## config.mk

```make
export PLATFORM = sky130hd
export DESIGN_NAME = microprocessor
export DESIGN_NICKNAME = microprocessor
export VERILOG_FILES = /design/flow/design.v
export SDC_FILE = /design/flow/constraint.sdc
export NUM_CORES = 4
export LEC_CHECK = 0
export CAP_MARGIN = 30
export CELL_PAD_IN_SITES_DETAIL_PLACEMENT = 0
export CORE_ASPECT_RATIO = 0.96
export CORE_MARGIN = 2
export CORE_UTILIZATION = 70
export CTS_CLUSTER_DIAMETER = 221
export GPL_ROUTABILITY_DRIVEN = 1
export MIN_ROUTING_LAYER = met1
export SLEW_MARGIN = 20
export TNS_END_PERCENT = 75
```

## constraint.sdc

```tcl
create_clock -name core_clock -period 2.97 [get_ports {clk}]
set_input_delay 0.5940 -clock core_clock [delete_from_list [all_inputs] [get_ports {clk}]]
set_output_delay 0.5940 -clock core_clock [all_outputs]
set_load 0.01 [all_outputs]
```

## design.v

```verilog
module alu(A, B, selector, R, flagZ, flagN, flagC);
    parameter BUS_SIZE = 32;
    input[BUS_SIZE - 1: 0] A;
    input[BUS_SIZE - 1: 0] B;
    input[2: 0] selector;
    output flagZ;
    output flagN;
    output reg flagC;
    output reg [BUS_SIZE - 1 : 0] R;
	always @(A, B, selector)
	begin
		flagC = 1'b0;
		if (selector == 3'b000)	
			{flagC, R} = A + B;
		else if (selector == 3'b001)
			R = A - B;
		else if (selector == 3'b010)
			R = A & B;
		else if (selector == 3'b011)
			R = A | B;
		else if (selector == 3'b100)
			R = A ^ B;
		else 
			R = {BUS_SIZE{1'b0}};
	end 
	assign flagZ = ~(|R);
	assign flagN = R[BUS_SIZE - 1];
endmodule
module extend_sign(dataIn, dataOut);
	parameter BUS_IN = 16;
	parameter BUS_SIZE = 32;
	input [BUS_IN - 1 : 0] dataIn;
	output [BUS_SIZE - 1 : 0] dataOut;
	assign dataOut = {{(BUS_SIZE - BUS_IN){dataIn[BUS_IN - 1]}}, dataIn};
endmodule 
module register(D, Q, enable, clk, rst);
	parameter BUS_SIZE = 32;
	input [BUS_SIZE - 1 : 0] D;
	input enable;
	input clk;
	input rst;
	output reg [BUS_SIZE - 1 : 0] Q;
	always @(posedge clk)
	begin
		if (rst)
			Q <= {BUS_SIZE{1'b0}};
		else if(enable)
			Q <= D;
	end
endmodule
module ports(
    input [2:0] portWrite,
    input valueWrite,
    input enWrite,
    output [7:0] valuePort,
    input clk,
    input rst
    );
	reg [7:0] enable;
	always @(portWrite, valueWrite)
	begin
		case(portWrite)
			3'd0:	enable = {{7{1'b0}}, 1'b1};
			3'd1:	enable = {{6{1'b0}}, 1'b1, {1{1'b0}}};
			3'd2:	enable = {{5{1'b0}}, 1'b1, {2{1'b0}}};
			3'd3:	enable = {{4{1'b0}}, 1'b1, {3{1'b0}}};
			3'd4:	enable = {{3{1'b0}}, 1'b1, {4{1'b0}}};
			3'd5:	enable = {{2{1'b0}}, 1'b1, {5{1'b0}}};
			3'd6:	enable = {{1{1'b0}}, 1'b1, {6{1'b0}}};
			3'd7:	enable = {1'b1, {7{1'b0}}};
		endcase 	
	end
	genvar i;
	generate
		for (i = 0; i < 8; i = i + 1)
		begin: GENERATE_REGISTERS_BLOCK
			register #(.BUS_SIZE(1)) regi (
				.D(valueWrite),
				.Q(valuePort[i]),
				.enable(enable[i] & enWrite),
				.clk(clk),
				.rst(rst)
			);
		end
	endgenerate
endmodule
module port_memory(dirSelect, enWrMemory, enWrPort, selectRead, inputPorts, valueWriteMem);
    input [7:0] dirSelect;
    output reg enWrMemory;
    output reg enWrPort;
    output reg selectRead;
    input [1:0] inputPorts;
    output reg [31:0] valueWriteMem;
    always @(*) begin
        selectRead = 1'b0;
        valueWriteMem = 32'b0;
        enWrMemory = 1'b0;
        enWrPort = 1'b0;
        if (dirSelect < 7'd8)
        begin
            enWrMemory = 1'b0;
            enWrPort = 1'b1;
        end else if (dirSelect == 7'd8 || dirSelect == 7'd9) begin
            selectRead = 1'b1;
            if (dirSelect == 7'd8) begin
                valueWriteMem = {{31'b0}, inputPorts[0]};              
            end else begin
                valueWriteMem = {{31'b0}, inputPorts[1]};
            end
        end else begin
            enWrMemory = 1'b1;
            enWrPort = 1'b0;
        end
    end
endmodule
module sram(outA, outB, clk, enWrite, writeData, dirWrite, dirA, dirB);
	parameter BUS_SIZE = 32;
	parameter DIR_SIZE_INTERNAL = 5;
	parameter MEM_SIZE = 32;
	input clk;
	input enWrite;
	input [BUS_SIZE - 1 : 0] writeData;
	input [DIR_SIZE_INTERNAL - 1 : 0] dirWrite;
	input [DIR_SIZE_INTERNAL - 1 : 0] dirA;
	input [DIR_SIZE_INTERNAL - 1 : 0] dirB;
	output [BUS_SIZE - 1 : 0] outA;
	output [BUS_SIZE - 1 : 0] outB;
	reg [BUS_SIZE - 1 : 0] MEM [0 : MEM_SIZE - 1];
	assign outA = (dirA == {DIR_SIZE_INTERNAL{1'b0}}) ? {BUS_SIZE{1'b0}} : MEM[dirA];
	assign outB = (dirB == {DIR_SIZE_INTERNAL{1'b0}}) ? {BUS_SIZE{1'b0}} : MEM[dirB];
	always @(posedge clk)
	begin
		if (enWrite)
			MEM[dirWrite] <= writeData;
	end	
endmodule 
module program_counter(clk, rst, enable, dirInBranch, dirInJump, dirSel, dirOut);
	parameter DIR_SIZE = 32;
	input clk;
	input rst;
	input enable;
	input [1 : 0] dirSel;
	input [DIR_SIZE - 1 : 0] dirInBranch;
	input [DIR_SIZE - 1 : 0] dirInJump;
	output reg [DIR_SIZE - 1 : 0] dirOut;
	wire [DIR_SIZE - 1 : 0] dirBranch_src, dirJump_src, dirNormal, dirOut_src;	
	reg [DIR_SIZE - 1 : 0] dirOut_A, dirOut_B, dirBranch, dirJump;
	assign dirOut_src = dirSel[0] == 1'b1 ? dirBranch : (dirSel[1] == 1'b1 ? dirJump_src : dirNormal);
	assign dirBranch_src = dirOut_B + dirInBranch;	
	assign dirJump_src = dirOut_B + dirInJump;
	assign dirNormal = dirOut + {{(DIR_SIZE - 1){1'b0}}, 1'b1};
	always @(posedge clk) begin
	   if (rst)
	       dirOut <= {DIR_SIZE{1'b0}};
	   else
	       dirOut <= dirOut_src;
	end	
	always @(posedge clk) begin
	   if (rst) begin
	       dirOut_A <= {DIR_SIZE{1'b0}};
	       dirOut_B <= {DIR_SIZE{1'b0}};
	       dirJump <= {DIR_SIZE{1'b0}};
	       dirBranch <= {DIR_SIZE{1'b0}};
	   end else begin
	       dirOut_A <= dirOut;
	       dirOut_B <= dirOut_A;
	       dirJump <= dirJump_src;
	       dirBranch <= dirBranch_src;
	   end
	end
endmodule 
module control_path(opCode, functionCode, MemaReg, enWrSram, ALUSelector, enWriteMemory, enablePC, fteALU, clk, rst, regDst, flagZ, dirSelPC);
	parameter BUS_SIZE = 32;
	parameter DIR_SIZE = 32;
	parameter OPC_SIZE = BUS_SIZE;
	input [6 - 1 : 0] opCode;
	input [6 - 1 : 0] functionCode;
	input clk;
	input rst;
	input flagZ;
	output reg MemaReg;
	output reg enWrSram;
	output reg [2 : 0] ALUSelector;
	output reg fteALU;
	output reg enWriteMemory;
	output reg enablePC;
	output reg regDst;
	output [1:0] dirSelPC;	
	reg branch_src;
	reg branch_A;
	reg branch_B;
	reg jump;
	reg regDst_src;
	reg [2 : 0] ALUSelector_src;
	reg fteALU_src;
	reg enWriteMemory_src; 
	reg enWriteMemory_A;
	reg MemaReg_src;
	reg MemaReg_A;
	reg MemaReg_B;
	reg enWrSram_src;
	reg enWrSram_A;
	reg enWrSram_B;
	always @(posedge clk) begin
	   if (rst) begin
	       regDst <= 1'b0;
	       ALUSelector <= 3'b000;
	       fteALU <= 1'b0;
	       branch_A <= 1'b0;
	       branch_B <= 1'b0;
	       enWriteMemory_A <= 1'b0;
	       enWriteMemory <= 1'b0;
	       MemaReg_A <= 1'b0;
	       MemaReg_B <= 1'b0;
	       MemaReg <= 1'b0;
	       enWrSram <= 1'b0;
	       enWrSram_A <= 1'b0;
	       enWrSram_B <= 1'b0;
	   end else begin
	       regDst <= regDst_src;
	       fteALU <= fteALU_src;
	       ALUSelector <= ALUSelector_src;
	       branch_A <= branch_src;
	       branch_B <= branch_A;
	       enWriteMemory_A <= enWriteMemory_src;
	       enWriteMemory <= enWriteMemory_A;
	       MemaReg_A <= MemaReg_src;
	       MemaReg_B <= MemaReg_A;
	       MemaReg <= MemaReg_B;
	       enWrSram_A <= enWrSram_src;
	       enWrSram_B <= enWrSram_A;
	       enWrSram <= enWrSram_B;
	   end
	end
	assign dirSelPC = {jump, branch_B & flagZ};
	always @(opCode, functionCode)
	begin
		MemaReg_src = 1'b0;
		enWrSram_src = 1'b0;
		ALUSelector_src = 3'b000;
		enWriteMemory_src = 1'b0;
		branch_src = 1'b0;
		jump = 1'b0;
		enablePC = 1'b1;
		fteALU_src = 1'b0;
		regDst_src = 1'b0;		
		if (opCode == 6'b0) begin
			regDst_src = 1'b1;
			case (functionCode)
				6'b100000: begin  
					ALUSelector_src = 3'b000;
                    enWrSram_src = 1'b1;
                end
				6'b100010: begin  
					ALUSelector_src = 3'b001;
                    enWrSram_src = 1'b1;
                end
				6'b100100: begin 
					ALUSelector_src = 3'b010;
                    enWrSram_src = 1'b1;
                end
				6'b100101: begin 
					ALUSelector_src = 3'b011;
                    enWrSram_src = 1'b1;
                end
				6'b100110: begin 
					ALUSelector_src = 3'b100;
                    enWrSram_src = 1'b1;
                end
				6'b000000: begin 
					ALUSelector_src = 3'b000;
			     end
				default: begin
					ALUSelector_src = 3'b000;
					enWrSram_src = 1'b0;
                end
			endcase
		end
		else begin
			case(opCode)
				6'b100011: begin  
					enWrSram_src = 1'b1;	
					fteALU_src = 1'b1;
					MemaReg_src = 1'b1;
				end
				6'b101011: begin  
					fteALU_src = 1'b1;
					enWriteMemory_src = 1'b1;
					regDst_src = 1'b0;
					MemaReg_src = 1'b0;
				end
				6'b000100: begin  
					branch_src = 1'b1;
					ALUSelector_src = 3'b001;
					regDst_src = 1'b0;	
					MemaReg_src = 1'b0;
				end
				6'b000010: begin  
					jump = 1'b1;
					regDst_src = 1'b0;
					fteALU_src = 1'b0;
					branch_src = 1'b0;	
					MemaReg_src = 1'b0;
					ALUSelector_src = 3'b000;
				end
				6'b001111: begin  
					regDst_src = 1'b0;
					fteALU_src = 1'b1;
					enWrSram_src = 1'b1;
				end
				6'b001000: begin  
				    fteALU_src = 1'b1;
					ALUSelector_src = 3'b000;
					enWrSram_src = 1'b1;
					regDst_src = 1'b0;
				end
				6'b001100: begin  
				    fteALU_src = 1'b1;
					ALUSelector_src = 3'b010;	
					enWrSram_src = 1'b1;
					regDst_src = 1'b0;
				end
				6'b001101: begin  
				    fteALU_src = 1'b1;
					ALUSelector_src = 3'b011;
					enWrSram_src = 1'b1;
					regDst_src = 1'b0; 
				end
				6'b001110: begin  
				    fteALU_src = 1'b1;
					ALUSelector_src = 3'b100;	
					enWrSram_src = 1'b1;
					regDst_src = 1'b0;
				end
				default: begin
					enWrSram_src = 1'b0;
					regDst_src = 1'b0;
					fteALU_src = 1'b0;
				end
			endcase
		end
	end
endmodule 
module data_path(opCode, MemaReg, enWrSram, ALUSelector, enablePC, fteALU, clk, rst, regDst, flagZ, dirSelPC, ALU_res_memory, outMemory_memory, DRB_reg_file_memory, imem_addr, imem_data);
	parameter BUS_SIZE = 32;
	parameter DIR_SIZE = BUS_SIZE;
	parameter OPC_SIZE = BUS_SIZE; 
	parameter DIR_SIZE_INTERNAL = 5;  
	input clk;
	input rst;
	input MemaReg;
	input enWrSram;
	input [2 : 0] ALUSelector;
	input enablePC;
	input fteALU;
	input regDst;
	output reg flagZ;
	input [1:0] dirSelPC;
	output [BUS_SIZE - 1 : 0] ALU_res_memory;
	input [BUS_SIZE - 1 : 0] outMemory_memory;
	output [BUS_SIZE - 1 : 0] DRB_reg_file_memory;	
	output [7 : 0] imem_addr;
	input [OPC_SIZE - 1 : 0] imem_data;
	output [OPC_SIZE - 1 : 0] opCode;
	wire [BUS_SIZE - 1 : 0] ALU_res;
	wire [BUS_SIZE - 1 : 0] DW_reg_file;	
	wire [BUS_SIZE - 1 : 0] ALU_inB;
	wire [BUS_SIZE - 1 : 0] extendedData6;
	wire [DIR_SIZE - 1 : 0] dirPC;
	wire [DIR_SIZE_INTERNAL - 1 : 0] dirWriteRF;
	wire flagN, flagC;
	reg [OPC_SIZE - 1 : 0] opCode_reg;
	wire [OPC_SIZE - 1 : 0] opCode_src;
	reg [BUS_SIZE - 1 : 0] DRA_reg_file_reg;
    reg [BUS_SIZE - 1 : 0] DRB_reg_file_reg;
    reg [BUS_SIZE - 1 : 0] DRB_B_reg_file_reg;
	wire [BUS_SIZE - 1 : 0] DRA_reg_file_src;
	wire [BUS_SIZE - 1 : 0] DRB_reg_file_src;
	wire [BUS_SIZE - 1 : 0] ALU_res_src;
	reg [BUS_SIZE - 1 : 0] ALU_res_reg;
	reg [BUS_SIZE - 1 : 0] ALU_B_res_reg;
	wire flagZ_src;
	wire [DIR_SIZE_INTERNAL - 1 : 0] RtE_src;
	reg [DIR_SIZE_INTERNAL - 1 : 0] RtE_reg;
	wire [DIR_SIZE_INTERNAL - 1 : 0] RdE_src;
	reg [DIR_SIZE_INTERNAL - 1 : 0] RdE_reg;
	wire [DIR_SIZE_INTERNAL - 1 : 0] dirWriteRF_src;
	reg [DIR_SIZE_INTERNAL - 1 : 0] dirWriteRFA_reg;
	reg [DIR_SIZE_INTERNAL - 1 : 0] dirWriteRFB_reg;
	reg [BUS_SIZE - 1 : 0] outMemory_reg;
	wire [BUS_SIZE - 1 : 0] extendedData16_src;
	reg [BUS_SIZE - 1 : 0] extendedData16_reg;
	assign RtE_src = opCode_reg[15 : 11];
	assign RdE_src = opCode_reg[20 : 16];
	assign opCode = opCode_reg;
	assign ALU_res_memory = ALU_res_reg;
	always @(posedge clk) begin
	   if (rst) begin
	       opCode_reg <= {OPC_SIZE{1'b0}};
	       DRA_reg_file_reg <= {BUS_SIZE{1'b0}};
	       DRB_reg_file_reg <= {BUS_SIZE{1'b0}};
	       DRB_B_reg_file_reg <= {BUS_SIZE{1'b0}};
	       ALU_res_reg <= {BUS_SIZE{1'b0}};
	       ALU_B_res_reg <= {BUS_SIZE{1'b0}};
	       RtE_reg <= {DIR_SIZE_INTERNAL{1'b0}};
	       RdE_reg <= {DIR_SIZE_INTERNAL{1'b0}};
	       dirWriteRFA_reg <= {DIR_SIZE_INTERNAL{1'b0}};
	       dirWriteRFB_reg <= {DIR_SIZE_INTERNAL{1'b0}};
	       outMemory_reg <= {BUS_SIZE{1'b0}};
	       extendedData16_reg <= {BUS_SIZE{1'b0}};
	       flagZ <= 1'b0;
	   end else begin
	       opCode_reg <= opCode_src;
	       DRA_reg_file_reg <= DRA_reg_file_src;
	       DRB_reg_file_reg <= DRB_reg_file_src;
	       DRB_B_reg_file_reg <= DRB_reg_file_reg; 
	       ALU_res_reg <= ALU_res_src;
	       ALU_B_res_reg <= ALU_res_reg;
	       RdE_reg <= RdE_src;
	       RtE_reg <= RtE_src;
	       dirWriteRFA_reg <= dirWriteRF_src;
	       dirWriteRFB_reg <= dirWriteRFA_reg;
	       outMemory_reg <= outMemory_memory;
	       flagZ <= flagZ_src;
	       extendedData16_reg <= extendedData16_src;
	   end	   
	end
	assign DW_reg_file = MemaReg ? outMemory_reg : ALU_B_res_reg;
	assign ALU_inB = fteALU ? extendedData16_reg : DRB_reg_file_reg;
	assign dirWriteRF_src = regDst ? RtE_reg : RdE_reg;
	assign DRB_reg_file_memory = DRB_B_reg_file_reg; 
	sram #(.BUS_SIZE(BUS_SIZE), .DIR_SIZE_INTERNAL(DIR_SIZE_INTERNAL)) RegFile (
		.outA(DRA_reg_file_src),
		.outB(DRB_reg_file_src),
		.clk(clk),
		.enWrite(enWrSram),
		.writeData(DW_reg_file),
		.dirWrite(dirWriteRFB_reg),  
		.dirA(opCode_reg[25 : 21]),  
		.dirB(opCode_reg[20 : 16])  
	);
	assign imem_addr = dirPC[7 : 0];
	assign opCode_src = imem_data;
	alu #(.BUS_SIZE(BUS_SIZE)) MyALU (
		.A(DRA_reg_file_reg),
		.B(ALU_inB),
		.selector(ALUSelector),
		.R(ALU_res_src),
		.flagZ(flagZ_src),
		.flagN(flagN),
		.flagC(flagC)
	);
	extend_sign #(.BUS_IN(16), .BUS_SIZE(BUS_SIZE)) ex_signal16(
		.dataIn(opCode_reg[15 : 0]),
		.dataOut(extendedData16_src)
	);
	extend_sign #(.BUS_IN(26), .BUS_SIZE(BUS_SIZE)) ex_signal6(
		.dataIn(opCode_reg[25 : 0]),
		.dataOut(extendedData6)
	);
	program_counter #(.DIR_SIZE(DIR_SIZE)) MyPC(
		.clk(clk),
		.rst(rst),
		.enable(enablePC),
		.dirInBranch(extendedData16_reg),
		.dirInJump(extendedData6),
		.dirSel(dirSelPC),
		.dirOut(dirPC)
	);
endmodule 
module microprocessor(clk, rst, outputPorts, inputPorts, imem_addr, imem_data, dmem_addr, dmem_we, dmem_wdata, dmem_rdata);
	parameter BUS_SIZE = 32;
	parameter DIR_SIZE = BUS_SIZE;
	parameter OPC_SIZE = BUS_SIZE; 
	parameter DIR_SIZE_INTERNAL = 5;  
	input clk;
	input rst;
	input [1:0] inputPorts;
	output [7:0] outputPorts;
	output [7:0] imem_addr;
	input [31:0] imem_data;
	output [7:0] dmem_addr;
	output dmem_we;
	output [31:0] dmem_wdata;
	input [31:0] dmem_rdata;
	wire MemaReg;
	wire rst_n;
	wire enWrSram;
	wire [2 : 0] ALUSelector;
	wire enWriteMemory;
	wire branch;
	wire jump;
	wire enablePC;
	wire fteALU;
	wire regDst;
	wire [OPC_SIZE - 1 : 0] opCode;
	wire flagZ;
	wire [1:0] dirSelPC;
	wire [BUS_SIZE - 1 : 0] outMemory;
	wire [BUS_SIZE - 1 : 0] DRB_reg_file;
	wire [BUS_SIZE - 1 : 0] ALU_res;	
	assign rst_n = rst;
	data_path #(.BUS_SIZE(BUS_SIZE), .DIR_SIZE(DIR_SIZE)) myData(
		.opCode(opCode),
		.MemaReg(MemaReg),
		.enWrSram(enWrSram),
		.ALUSelector(ALUSelector),
		.enablePC(enablePC),
		.fteALU(fteALU),
		.clk(clk),
		.rst(rst_n),
		.regDst(regDst),
		.dirSelPC(dirSelPC),
		.flagZ(flagZ),
		.ALU_res_memory(ALU_res),
		.outMemory_memory(outMemory),
		.DRB_reg_file_memory(DRB_reg_file),
		.imem_addr(imem_addr),
		.imem_data(imem_data)
	);
	control_path #(.BUS_SIZE(BUS_SIZE), .DIR_SIZE(DIR_SIZE)) myControl(
		.opCode(opCode[31:26]),
		.functionCode(opCode[5:0]),
		.MemaReg(MemaReg),
		.enWrSram(enWrSram),
		.ALUSelector(ALUSelector),
		.enWriteMemory(enWriteMemory),
		.fteALU(fteALU),
		.enablePC(enablePC),
		.clk(clk),
		.rst(rst_n),
		.regDst(regDst),
		.dirSelPC(dirSelPC),
		.flagZ(flagZ)	
	);
	wire [7:0] dirmemory;
	wire enablePortsController;
	wire enableMemoryController;
	wire selectReadMemory;
	wire [31:0] valueWriteMemAlt, memoryOut;
	assign dirmemory = ALU_res[7:0];
	assign dmem_addr = dirmemory;
	assign dmem_we = enWriteMemory & enableMemoryController;
	assign dmem_wdata = DRB_reg_file;
	assign memoryOut = dmem_rdata;
	assign outMemory = !selectReadMemory ? memoryOut : valueWriteMemAlt;
	port_memory cont_mem(
	   .dirSelect(dirmemory),
	   .enWrMemory(enableMemoryController),
	   .enWrPort(enablePortsController),
	   .selectRead(selectReadMemory),
	   .inputPorts(inputPorts),
	   .valueWriteMem(valueWriteMemAlt)
	);
	ports pt(
        .portWrite(dirmemory[2:0]),
        .valueWrite(DRB_reg_file[0]),
        .enWrite(enablePortsController & enWriteMemory),
        .valuePort(outputPorts),
        .clk(clk),
        .rst(rst_n)
	);
endmodule 
```

## run.sh

```bash
#!/bin/bash
# the make line also repeats each setting of config.mk as NAME=value (left out here)
make -C /OpenROAD-flow-scripts/flow DESIGN_CONFIG=/design/flow/config.mk WORK_HOME=/design/flow/orfs CLKGATE_MAP_FILE= finish
```

==> results of run 1 <==
[per-stage QoR]
stage / instance area, um2 / hold WS, ps / setup WS, ps / setup TNS (ps) / power, uW
3_5_place_dp: 70200 / 423 / -958 / -11350 / 27100
2_1_floorplan: 63600 / 403 / -520 / -1560 / 24400
4_1_cts: 75600 / 276 / -878 / -7140 / 43800
5_1_grt: 76200 / 315 / -1000 / -11160 / 45300
6_report: 76200 / 318 / -881 / -8950 / 44300
3_3_place_gp: 70200 / 416 / -883 / -10250 / 27000
[layout make-up]
type	instances	area, um2
fillers	4469	14000
repair buffers	727	6620
inverters	138	520
flip-flops and latches	1345	37200
clock buffers	179	3720
clock inverters	62	553
well taps	1210	1510
multi-input cells	2889	26000
[timing repair]
action                                  in CTS  in global routing
setup buffers                               27                 24
endpoints found under the setup margin      26                 26
gates resized                              191                 89
pin swaps                                   55                 66
[layer usage]
metal / track usage / wire length [um] / part of all wire
met4: 0.275 / 15600 / 0.074
met2: 0.687 / 94400 / 0.45
met1: 0.569 / 70100 / 0.33
met3: 0.134 / 30200 / 0.14
met5: 0 / 13 / 0.000062
==> load_flow_metrics.sql, run 1 <==
-- physical implementation figures
INSERT INTO impl_metrics (metric_group, metric, value, unit) VALUES
('detailed_routing', 'antennaDiodeCount', '0', ''),
('timing', 'final_period_minus_worst_setup_slack', '3850', 'ps'),
('logic_synthesis', 'top_cell', 'edfxtp_1', ''),
('placement', 'post-place-cells', '6270', ''),
('worst_setup_path', 'worstPathArrival', '4540', 'ps'),
('logic_synthesis', 'synth-async-reset-ratio', '0', ''),
('detailed_routing', 'drt-pass1-iter-count', '8', ''),
('detailed_routing', 'drt_via_density', '7.23', ''),
('clock_tree', 'clk_root_buffer_cell', 'clkbuf_16', ''),
('worst_setup_path', 'critPathMostFrequentCell', 'buf_6', ''),
('global_route', 'wire_length_of_the_first_global_routing_pass', '305000', 'um'),
('logic_synthesis', 'share_of_synthesized_cell_area_in_and_or_nand_and_nor_gates', '0.0629', ''),
('detailed_routing', 'postRouteAntennaNets', '0', ''),
('logic_synthesis', 'muxShareOfSynthArea', '0.184', ''),
('logic_synthesis', 'fa_ha_area_frac', '0.0245', ''),
('final_layout', 'final-instance-count-excl-fill', '6550', ''),
('outcome', 'so.violations', 'setup timing', ''),
('power_and_ir_drop', 'p_sw_frac', '0.256', ''),
('logic_synthesis', 'synth-xor-area-share', '0.00786', ''),
('worst_setup_path', 'critPathLaunchType', 'flop', ''),
('logic_synthesis', 'synth.top_cell.area_share', '0.484', ''),
('worst_setup_path', 'setup.worst_path.class', 'flop to flop', ''),
('worst_setup_path', 'worst_r2r_path_depth', '17', ''),
('logic_synthesis', 'ys_top_cells_by_count', 'edfxtp_1 (1024), a21oi_1 (451), mux2i_1 (409), dfxtp_1 (321), nor2_1 (316)', ''),
('job', 'stage_log_warnings', '97', ''),
('worst_setup_path', 'critPathLaunch', 'myControl.fteALU$_SDFF_PP0_', ''),
('power_and_ir_drop', 'switching_power', '11300', 'uW'),
('final_layout', 'finalCoreUtilization', '0.845', ''),
('worst_setup_path', 'peak_per_stage_delay_on_the_critical_path', '430', 'ps'),
('placement', 'place.gp.congestion', '0.983', ''),
('power_and_ir_drop', 'power_sequential', '20900', 'uW'),
('timing', 'final-max-slew-violation-count', '0', ''),
('timing', 'fin_worst_skew', '30.3', 'ps'),
('global_route', 'grt_max_degree', '185', ''),
('floorplanning', 'boundaryPins', '125', ''),
('min_path', 'holdPathEnd', 'myData.MyPC.dirOut[3]$_SDFF_PP0_', ''),
('logic_synthesis', 'aoi_share', '0.105', ''),
('worst_setup_path', 'worst-path-buf-inv', '4', ''),
('timing', 'setup_viol', '24', ''),
('logic_synthesis', 'synth_top_cell_by_area', 'edfxtp_1', ''),
('floorplanning', 'placeableCoreArea', '0.0901', 'mm2'),
('placement', 'placement.io_buffers', '124', ''),
('placement', 'hpwl', '129000', 'um'),
('worst_setup_path', 'worst-r2r-setup-slack', '-880', 'ps'),
('timing', 'hold_violations', '0', ''),
('power_and_ir_drop', 'top_power_group', 'sequential cells', ''),
('worst_setup_path', 'cp_slowest_cell', 'o41ai_4', ''),
('logic_synthesis', 'synth.yosys.warnings', '8', ''),
('clock_tree', 'cts-hold-fix-buffers', '0', ''),
('power_and_ir_drop', 'p_clk', '16600', 'uW'),
('timing', 'tightest_slew', '1030', 'ps'),
('timing', 'max_freq', '260', 'MHz'),
('power_and_ir_drop', 'power.sequential.fraction', '0.471', ''),
('outcome', 'outcome', 'complete, but fails checks', ''),
('timing', 'setup_ws_final', '-881', 'ps'),
('floorplanning', 'die-height', '299', 'um'),
('power_and_ir_drop', 'intPower', '33000', 'uW'),
('worst_setup_path', 'critical_path.cell_chain', 'buf_6 > buf_6 > mux2i_4 > ha_4 > and3_4 > a221o_2 > buf_6 > nand3_4 > o41ai_4 > a41oi_2 > buf_4 > o41ai_4 > xnor2_1 > a21oi_1 > and4_1 > and4_1 > and4b_1', ''),
('logic_synthesis', 'synth_sequential_area_ratio', '0.585', ''),
('power_and_ir_drop', 'power.static_leakage', '0.0267', 'uW'),
('floorplanning', 'fp-utilization', '0.705', ''),
('logic_synthesis', 'syn-num-nets', '4907', ''),
('logic_synthesis', 'synth.comb.largest_family', 'multiplexers', ''),
('global_route', 'grt_antenna_before_repair', '2', ''),
('logic_synthesis', 'synth-edff-count', '1024', ''),
('timing', 'finalCritPeriodShare', '1.30', ''),
('power_and_ir_drop', 'p_per_area', '582', 'mW/mm2'),
('logic_synthesis', 'synthesis.area', '0.0635', 'mm2'),
('logic_synthesis', 'synth_top_flop_cell', 'edfxtp_1', ''),
('floorplanning', 'chip_area', '0.0932', 'mm2'),
('logic_synthesis', 'synth_cell_types', '90', '');
==> inputs of run 2 (changes only) <==
- CAP_MARGIN: 30 -> 20
- CELL_PAD_IN_SITES_GLOBAL_PLACEMENT: default -> 3
- CORE_ASPECT_RATIO: 0.96 -> default
- CORE_UTILIZATION: 70 -> 50
- CTS_CLUSTER_DIAMETER: 221 -> default
- GPL_ROUTABILITY_DRIVEN: 1 -> default
- GPL_TIMING_DRIVEN: default -> 1
- MIN_ROUTING_LAYER: met1 -> default
- PLACE_DENSITY: default -> 0.78
- SLEW_MARGIN: 20 -> 30
- TNS_END_PERCENT: 75 -> 50
- clock period: 2.97 -> 6.49 ns (I/O delays scaled with it)
==> run 2 against run 1 <==
  * Largest cell class unchanged
  * Now clean on timing, DRC and antenna
  * Final cell count decreased by 0.50%
  * Critical endpoint unchanged
  * Hold slack improved by 110 ps
  * Worst setup slack improved by 2500 ps
==> load_flow_metrics.sql, run 2 <==
-- physical implementation figures
INSERT INTO impl_metrics (metric_group, metric, value, unit) VALUES
('outcome', 'outcome', 'no timing/DRC/antenna violations', ''),
('detailed_routing', 'wl_met3', '15600', 'um'),
('placement', 'place.gp.congestion', '0.927', ''),
('clock_tree', 'clock_insertion_delay_worst_skew', '800', 'ps'),
('clock_tree', 'max-clock-path-buffers', '3', ''),
('worst_setup_path', 'worst-path-buf-inv', '2', ''),
('floorplanning', 'fp-utilization', '0.504', ''),
('final_layout', 'final_net_count', '4933', ''),
('worst_setup_path', 'peak_per_stage_delay_on_the_critical_path', '630', 'ps'),
('detailed_routing', 'drc', '0', ''),
('clock_tree', 'post_cts_resized', '0', ''),
('floorplanning', 'boundaryPins', '125', ''),
('worst_setup_path', 'worst_setup_path_end_kind', 'flop', ''),
('floorplanning', 'die_width', '360', 'um'),
('worst_setup_path', 'rr_startpoint', 'myControl.fteALU$_SDFF_PP0_', ''),
('floorplanning', 'placementRows', '130', ''),
('global_route', 'grt_usage', '0.318', ''),
('worst_setup_path', 'worst_r2r_path_depth', '14', ''),
('power_and_ir_drop', 'share_comb_of_total_power', '0.112', ''),
('logic_synthesis', 'synth.yosys.warnings', '8', ''),
('timing', 'max_freq', '206', 'MHz'),
('timing', 'rsz0062_at_grt', 'no', ''),
('timing', 'max_slew_margin', '0.316', ''),
('worst_setup_path', 'worst-r2r-setup-slack', '1640', 'ps'),
('worst_setup_path', 'path_max_fanout', '13', ''),
('global_route', 'grt_antenna_before_repair', '4', ''),
('logic_synthesis', 'synth-edff-count', '1024', ''),
('logic_synthesis', 'synth.top_cell.area_share', '0.484', ''),
('job', 'stage_log_warnings', '92', ''),
('clock_tree', 'clk_root_buffer_cell', 'clkbuf_16', ''),
('logic_synthesis', 'synth-area-yosys', '0.0635', 'mm2'),
('timing', 'setup_viol', '0', ''),
('detailed_routing', 'drt_via_density', '6.52', ''),
('power_and_ir_drop', 'intPower', '15200', 'uW'),
('logic_synthesis', 'synth-async-reset-ratio', '0', ''),
('logic_synthesis', 'synthesis.area', '0.0635', 'mm2'),
('timing', 'finalCritPeriodShare', '0.747', ''),
('detailed_routing', 'detail_route.wirelength', '209000', 'um'),
('logic_synthesis', 'postSynthRegisterBits', '1345', ''),
('logic_synthesis', 'synth_sequential_area_ratio', '0.585', ''),
('min_path', 'hold_depth', '1', ''),
('timing', 'final-max-slew-violation-count', '0', ''),
('worst_setup_path', 'worstPathArrival', '5590', 'ps'),
('min_path', 'hold_start', 'myData.ALU_res_reg[25]$_SDFF_PP0_', ''),
('clock_tree', 'cts-hold-fix-buffers', '0', ''),
('power_and_ir_drop', 'power.static_leakage', '0.0240', 'uW'),
('power_and_ir_drop', 'p_clk', '8520', 'uW'),
('global_route', 'vias_in_the_first_global_route', '41200', ''),
('worst_setup_path', 'critical_path.cell_chain', 'buf_4 > mux2i_1 > ha_1 > inv_2 > nor4_2 > or2_4 > a31oi_4 > xnor2_1 > a221o_1 > a2111oi_2 > nand4_1 > nor4_1 > and4_1 > and4b_1', ''),
('logic_synthesis', 'synth.comb.largest_family', 'multiplexers', ''),
('final_layout', 'n_fill_cell', '10300', ''),
('clock_tree', 'postCtsSetupBuffers', '0', ''),
('global_route', 'grt_max_degree', '89', ''),
('worst_setup_path', 'r2r-end', 'myData.flagZ$_SDFF_PP0_', ''),
('power_and_ir_drop', 'p_per_area', '285', 'mW/mm2'),
('power_and_ir_drop', 'powerComb', '2290', 'uW'),
('floorplanning', 'placeableCoreArea', '0.126', 'mm2'),
('worst_setup_path', 'path_depth', '14', ''),
('power_and_ir_drop', 'top_power_group', 'sequential cells', ''),
('logic_synthesis', 'share_of_synthesized_cell_area_in_and_or_nand_and_nor_gates', '0.0629', ''),
('job', 'cap_violations', '0', ''),
('floorplanning', 'chip_area', '0.130', 'mm2'),
('power_and_ir_drop', 'power.sequential.fraction', '0.470', ''),
('final_layout', 'finalCoreUtilization', '0.569', ''),
('logic_synthesis', 'ys_cells', '4717', ''),
('logic_synthesis', 'ys_top_cells_by_count', 'edfxtp_1 (1024), a21oi_1 (451), mux2i_1 (409), dfxtp_1 (321), nor2_1 (316)', ''),
('placement', 'detailedPlace.worstSlack', '1720', 'ps'),
('power_and_ir_drop', 'switching_power', '5200', 'uW'),
('placement', 'hpwl', '127000', 'um'),
('clock_tree', 'clk_pin_slew', '70', 'ps'),
('power_and_ir_drop', 'p_sw_frac', '0.255', ''),
('min_path', 'holdPathEnd', 'myData.ALU_B_res_reg[25]$_SDFF_PP0_', ''),
('worst_setup_path', 'critPathLaunch', 'myControl.fteALU$_SDFF_PP0_', ''),
('power_and_ir_drop', 'clkPwrFrac', '0.418', ''),
('logic_synthesis', 'synth-xor-area-share', '0.00786', ''),
('power_and_ir_drop', 'peakVddDrop', '0.345', 'mV'),
('timing', 'hold_violations', '0', ''),
('logic_synthesis', 'synth.area.top_cells', 'edfxtp_1 (48%), dfxtp_1 (10%), mux4_2 (9.1%)', ''),
('floorplanning', 'die-height', '360', 'um'),
('logic_synthesis', 'muxShareOfSynthArea', '0.184', ''),
('worst_setup_path', 'worst_setup_path_endpoint', 'myData.flagZ$_SDFF_PP0_', ''),
('timing', 'fin_worst_skew', '46.6', 'ps'),
('clock_tree', 'tritoncts_clock_tree', 'built', ''),
('power_and_ir_drop', 'power_sequential', '9570', 'uW'),
('clock_tree', 'cts-htree-levels', '4', ''),
('clock_tree', 'clock_sinks', '1345', ''),
('detailed_routing', 'postRouteAntennaNets', '0', ''),
('logic_synthesis', 'post_synth.cell_area_avg', '13.5', 'um2'),
('detailed_routing', 'wirelength_per_cell', '32.1', 'um'),
('clock_tree', 'cts_buffers', '147', ''),
('worst_setup_path', 'setup.worst_path.class', 'flop to flop', ''),
('detailed_routing', 'drtIter0Drc', '4397', ''),
('detailed_routing', 'highest_layer', 'met5', ''),
('final_layout', 'areaGrowthSynthToFinish', '12.7', '%'),
('logic_synthesis', 'syn-num-nets', '4907', ''),
('worst_setup_path', 'cp_slowest_cell', 'nor4_2', ''),
('logic_synthesis', 'synth_top_cell_by_area', 'edfxtp_1', ''),
('timing', 'final.setup.tns', '0', 'ps'),
('worst_setup_path', 'required', '7230', 'ps'),
('global_route', 'wire_length_of_the_first_global_routing_pass', '296000', 'um'),
('min_path', 'worst_hold_path_type', 'flop to flop', ''),
('logic_synthesis', 'top_cell', 'edfxtp_1', ''),
('detailed_routing', 'met2WireLength', '97000', 'um'),
('detailed_routing', 'drt-pass1-iter-count', '6', ''),
('worst_setup_path', 'path_delay_family', 'simple AND/OR/NAND/NOR gates', ''),
('timing', 'tightest_slew', '1030', 'ps'),
('timing', 'setup_ws_final', '1640', 'ps'),
('global_route', 'global_route_total_overflow', '0', ''),
('logic_synthesis', 'synth_cell_types', '90', ''),
('timing', 'final_period_minus_worst_setup_slack', '4850', 'ps'),
('worst_setup_path', 'critPathLaunchType', 'flop', ''),
('placement', 'placement.io_buffers', '124', ''),
('logic_synthesis', 'aoi_share', '0.105', ''),
('detailed_routing', 'route.vias.total', '42500', ''),
('logic_synthesis', 'fa_ha_area_frac', '0.0245', ''),
('logic_synthesis', 'syn-instance-count', '4717', ''),
('detailed_routing', 'drt-met1-wl', '89300', 'um'),
('logic_synthesis', 'synth_top_flop_cell', 'edfxtp_1', '');
## run 2: per-layer routing
| metal | vias to the layer above | GRT usage |
|---|---|---|
| met5 | - | 0 |
| met4 | 2 | 0.108 |
| met3 | 403 | 0.0520 |
| met2 | 1916 | 0.503 |
| met1 | 21800 | 0.448 |
| li1 | 18400 | - |
## run 2: stage by stage
step | hold WS (ps) | instances | total power, uW | cell area [um2]
2_1_floorplan | 403 | 4717 | 11200 | 63500
3_3_place_gp | 420 | 6244 | 12000 | 66600
3_5_place_dp | 420 | 6244 | 12000 | 66600
4_1_cts | 425 | 6515 | 20500 | 71600
5_1_grt | 446 | 6515 | 21000 | 71600
6_report | 423 | 6517 | 20400 | 71600
## run 2: layout make-up
type                       instances  area [um2]  share of cell area
multi-input combinational       2889       24700               0.345
inverter                         138         518             0.00723
antenna                            2        5.00           0.0000699
sequential                      1345       37200               0.520
clock inverter                    77         877              0.0123
tap                             1650        2060              0.0288
timing repair buffer             222        2120              0.0296
clock buffer                     194        4080              0.0569
==> inputs of run 3 (changes only) <==
- ABC_AREA: default -> 1
- CELL_PAD_IN_SITES_DETAIL_PLACEMENT: 0 -> default
- CELL_PAD_IN_SITES_GLOBAL_PLACEMENT: 3 -> default
- CORE_UTILIZATION: 50 -> 70
- CTS_CLUSTER_SIZE: default -> 56
- GPL_TIMING_DRIVEN: 1 -> default
- PLACE_DENSITY: 0.78 -> default
- SLEW_MARGIN: 30 -> 20
- TNS_END_PERCENT: 50 -> default
- clock period: 6.49 -> 2.87 ns (I/O delays scaled with it)
==> run 3 against run 2 <==
  * Now fails the layout checks on setup timing
  * Final cell count grew 39%
  * Clock power grew 110%
  * Global-route usage grew 18 points
  * Die size shrank 26%
  * Synthesized cell count grew 55%
  * First-iteration DRC count grew to 2.8 times the previous value
  * Via count grew 50%
==> load_flow_metrics.sql, run 3 <==
-- physical implementation figures
INSERT INTO impl_metrics (metric_group, metric, value, unit) VALUES
('outcome', 'outcome', 'complete, but fails checks', ''),
('outcome', 'so.violations', 'setup timing', ''),
('min_path', 'holdPathEnd', 'myData.MyPC.dirBranch[0]$_SDFF_PP0_', ''),
('detailed_routing', 'drc', '0', ''),
('timing', 'max_freq', '309', 'MHz'),
('timing', 'setup_ws_final', '-364', 'ps'),
('logic_synthesis', 'post_synth.cell_area_avg', '8.97', 'um2'),
('job', 'cap_violations', '0', ''),
('logic_synthesis', 'synth-area-yosys', '0.0654', 'mm2'),
('clock_tree', 'max-clock-path-buffers', '3', ''),
('logic_synthesis', 'ys_cells', '7292', ''),
('logic_synthesis', 'synth.top_cell.area_share', '0.470', ''),
('power_and_ir_drop', 'power.sequential.fraction', '0.449', ''),
('power_and_ir_drop', 'p_per_area', '609', 'mW/mm2'),
('min_path', 'hold_start', 'rst', ''),
('clock_tree', 'cts-hold-fix-buffers', '0', ''),
('min_path', 'worst_hold_path_type', 'input pin to flop', ''),
('floorplanning', 'placementRows', '112', ''),
('power_and_ir_drop', 'switching_power', '13500', 'uW'),
('worst_setup_path', 'rr_startpoint', 'myControl.fteALU$_SDFF_PP0_', ''),
('timing', 'final_period_minus_worst_setup_slack', '3230', 'ps'),
('logic_synthesis', 'share_of_synthesized_cell_area_in_and_or_nand_and_nor_gates', '0.153', ''),
('clock_tree', 'clock_insertion_delay_worst_skew', '790', 'ps'),
('power_and_ir_drop', 'p_sw_frac', '0.279', ''),
('timing', 'finalCritPeriodShare', '1.13', ''),
('power_and_ir_drop', 'peakVddDrop', '0.690', 'mV'),
('floorplanning', 'placeableCoreArea', '0.0929', 'mm2'),
('worst_setup_path', 'worst-r2r-setup-slack', '-360', 'ps'),
('logic_synthesis', 'postSynthRegisterBits', '1345', ''),
('timing', 'rsz0062_at_grt', 'yes', ''),
('worst_setup_path', 'peak_per_stage_delay_on_the_critical_path', '390', 'ps'),
('logic_synthesis', 'synth.area.top_cells', 'edfxtp_1 (47%), nor2_1 (10%), o21ai_0 (9.9%)', ''),
('floorplanning', 'die-height', '310', 'um'),
('worst_setup_path', 'worstPathArrival', '3950', 'ps'),
('logic_synthesis', 'synthesis.area', '0.0654', 'mm2'),
('logic_synthesis', 'fa_ha_area_frac', '0.0238', ''),
('power_and_ir_drop', 'clkPwrFrac', '0.367', ''),
('final_layout', 'n_fill_cell', '4883', ''),
('placement', 'placement.io_buffers', '124', ''),
('logic_synthesis', 'aoi_share', '0.189', ''),
('worst_setup_path', 'setup.worst_path.class', 'flop to flop', ''),
('power_and_ir_drop', 'power_sequential', '21700', 'uW'),
('timing', 'final-max-slew-violation-count', '0', ''),
('timing', 'final.setup.tns', '-2100', 'ps'),
('detailed_routing', 'detail_route.wirelength', '249000', 'um'),
('global_route', 'grt_usage', '0.502', ''),
('timing', 'fin_worst_skew', '35.5', 'ps'),
('worst_setup_path', 'worst_r2r_path_depth', '25', ''),
('logic_synthesis', 'syn-instance-count', '7292', ''),
('power_and_ir_drop', 'power.static_leakage', '0.0297', 'uW'),
('timing', 'tightest_slew', '1030', 'ps'),
('logic_synthesis', 'synth_cell_types', '47', ''),
('logic_synthesis', 'synth.comb.largest_family', 'AND-OR/OR-AND gates', ''),
('floorplanning', 'chip_area', '0.0959', 'mm2'),
('global_route', 'grt_antenna_before_repair', '9', ''),
('logic_synthesis', 'synth-xor-area-share', '0.000536', ''),
('logic_synthesis', 'synth-edff-count', '1024', ''),
('logic_synthesis', 'top_cell', 'nor2_1', ''),
('clock_tree', 'clk_pin_slew', '70', 'ps'),
('clock_tree', 'cts_buffers', '135', ''),
('final_layout', 'final_net_count', '7886', ''),
('clock_tree', 'clk_root_buffer_cell', 'clkbuf_16', ''),
('worst_setup_path', 'cp_slowest_cell', 'dfxtp_4', ''),
('min_path', 'hold_depth', '2', ''),
('final_layout', 'areaGrowthSynthToFinish', '21.4', '%'),
('power_and_ir_drop', 'powerComb', '8870', 'uW'),
('logic_synthesis', 'synth_top_flop_cell', 'edfxtp_1', ''),
('global_route', 'grt_max_degree', '108', ''),
('detailed_routing', 'drt-pass1-iter-count', '13', ''),
('clock_tree', 'tritoncts_clock_tree', 'built', ''),
('timing', 'max_slew_margin', '0.315', ''),
('worst_setup_path', 'path_delay_family', 'simple AND/OR/NAND/NOR gates', ''),
('global_route', 'vias_in_the_first_global_route', '60700', ''),
('timing', 'hold_violations', '0', ''),
('worst_setup_path', 'critPathLaunchType', 'flop', ''),
('logic_synthesis', 'ys_top_cells_by_count', 'nor2_1 (1787), o21ai_0 (1289), edfxtp_1 (1024), o22ai_1 (562), nand2_1 (531)', ''),
('power_and_ir_drop', 'share_comb_of_total_power', '0.183', ''),
('power_and_ir_drop', 'p_clk', '17800', 'uW'),
('power_and_ir_drop', 'top_power_group', 'sequential cells', ''),
('logic_synthesis', 'syn-num-nets', '7482', ''),
('clock_tree', 'cts-htree-levels', '4', ''),
('detailed_routing', 'drtIter0Drc', '12300', ''),
('final_layout', 'finalCoreUtilization', '0.854', ''),
('worst_setup_path', 'worst_setup_path_end_kind', 'flop', ''),
('worst_setup_path', 'worst-path-buf-inv', '8', ''),
('logic_synthesis', 'synth_top_cell_by_area', 'edfxtp_1', ''),
('global_route', 'wire_length_of_the_first_global_routing_pass', '356000', 'um'),
('placement', 'hpwl', '147000', 'um'),
('floorplanning', 'boundaryPins', '125', ''),
('floorplanning', 'die_width', '310', 'um'),
('floorplanning', 'fp-utilization', '0.704', ''),
('clock_tree', 'clock_sinks', '1345', ''),
('detailed_routing', 'route.vias.total', '63600', ''),
('logic_synthesis', 'synth_sequential_area_ratio', '0.568', ''),
('worst_setup_path', 'path_max_fanout', '5', ''),
('detailed_routing', 'drt_via_density', '7.02', ''),
('job', 'stage_log_warnings', '103', ''),
('worst_setup_path', 'critPathMostFrequentCell', 'nand2_1', ''),
('logic_synthesis', 'muxShareOfSynthArea', '0.00551', ''),
('timing', 'whs', '154', 'ps'),
('detailed_routing', 'postRouteAntennaNets', '0', ''),
('worst_setup_path', 'required', '3590', 'ps'),
('worst_setup_path', 'worst_setup_path_endpoint', 'myData.flagZ$_SDFF_PP0_', ''),
('global_route', 'global_route_total_overflow', '0', ''),
('worst_setup_path', 'critPathLaunch', 'myControl.fteALU$_SDFF_PP0_', ''),
('logic_synthesis', 'synth.yosys.warnings', '8', ''),
('logic_synthesis', 'synth-async-reset-ratio', '0', ''),
('timing', 'setup_viol', '17', ''),
('placement', 'place.gp.congestion', '1.07', ''),
('power_and_ir_drop', 'intPower', '34900', 'uW'),
('detailed_routing', 'wirelength_per_cell', '27.4', 'um'),
('worst_setup_path', 'path_depth', '25', ''),
('worst_setup_path', 'r2r-end', 'myData.flagZ$_SDFF_PP0_', '');
-- run 3: layer usage --
metal / GRT usage / up-vias / part of all wire
met3: 0.179 / 1969 / 0.17
li1: - / 26300 / -
met2: 0.748 / 6542 / 0.43
met5: 0 / - / 0.00027
met1: 0.603 / 28700 / 0.31
met4: 0.370 / 10 / 0.092
-- run 3: timing repair --
item                                    4_1_cts  5_1_grt
setup buffers                                45       38
gates resized                               413      255
cloned                                        2        0
endpoints found under the setup margin       25       27
pin swaps                                   108      129
-- run 3: final cells by class --
| type | instances | area, um2 | share of cell area |
|---|---|---|---|
| flip-flops and latches | 1345 | 37200 | 0.469 |
| multi-input cells | 4959 | 26700 | 0.337 |
| repair buffers | 803 | 7720 | 0.0972 |
| clock buffers | 183 | 3710 | 0.0468 |
| inverters | 451 | 1760 | 0.0222 |
| well taps | 1254 | 1570 | 0.0198 |
| clock inverters | 61 | 663 | 0.00835 |
| diodes | 6 | 15.0 | 0.000189 |
| repair inverters | 1 | 7.51 | 0.0000946 |
-- run 3: metrics by stage --
step | total power [uW] | std cells | setup slack [ps] | cell area [um2]
floorplan | 25700 | 7292 | 9.77 | 65400
global placement | 29000 | 8739 | -601 | 72000
detailed placement | 29100 | 8739 | -610 | 72000
CTS | 47100 | 9029 | -228 | 78200
global route | 49400 | 9057 | -473 | 79400
finish | 48300 | 9063 | -364 | 79400
Power and IR drop assume default switching activity.
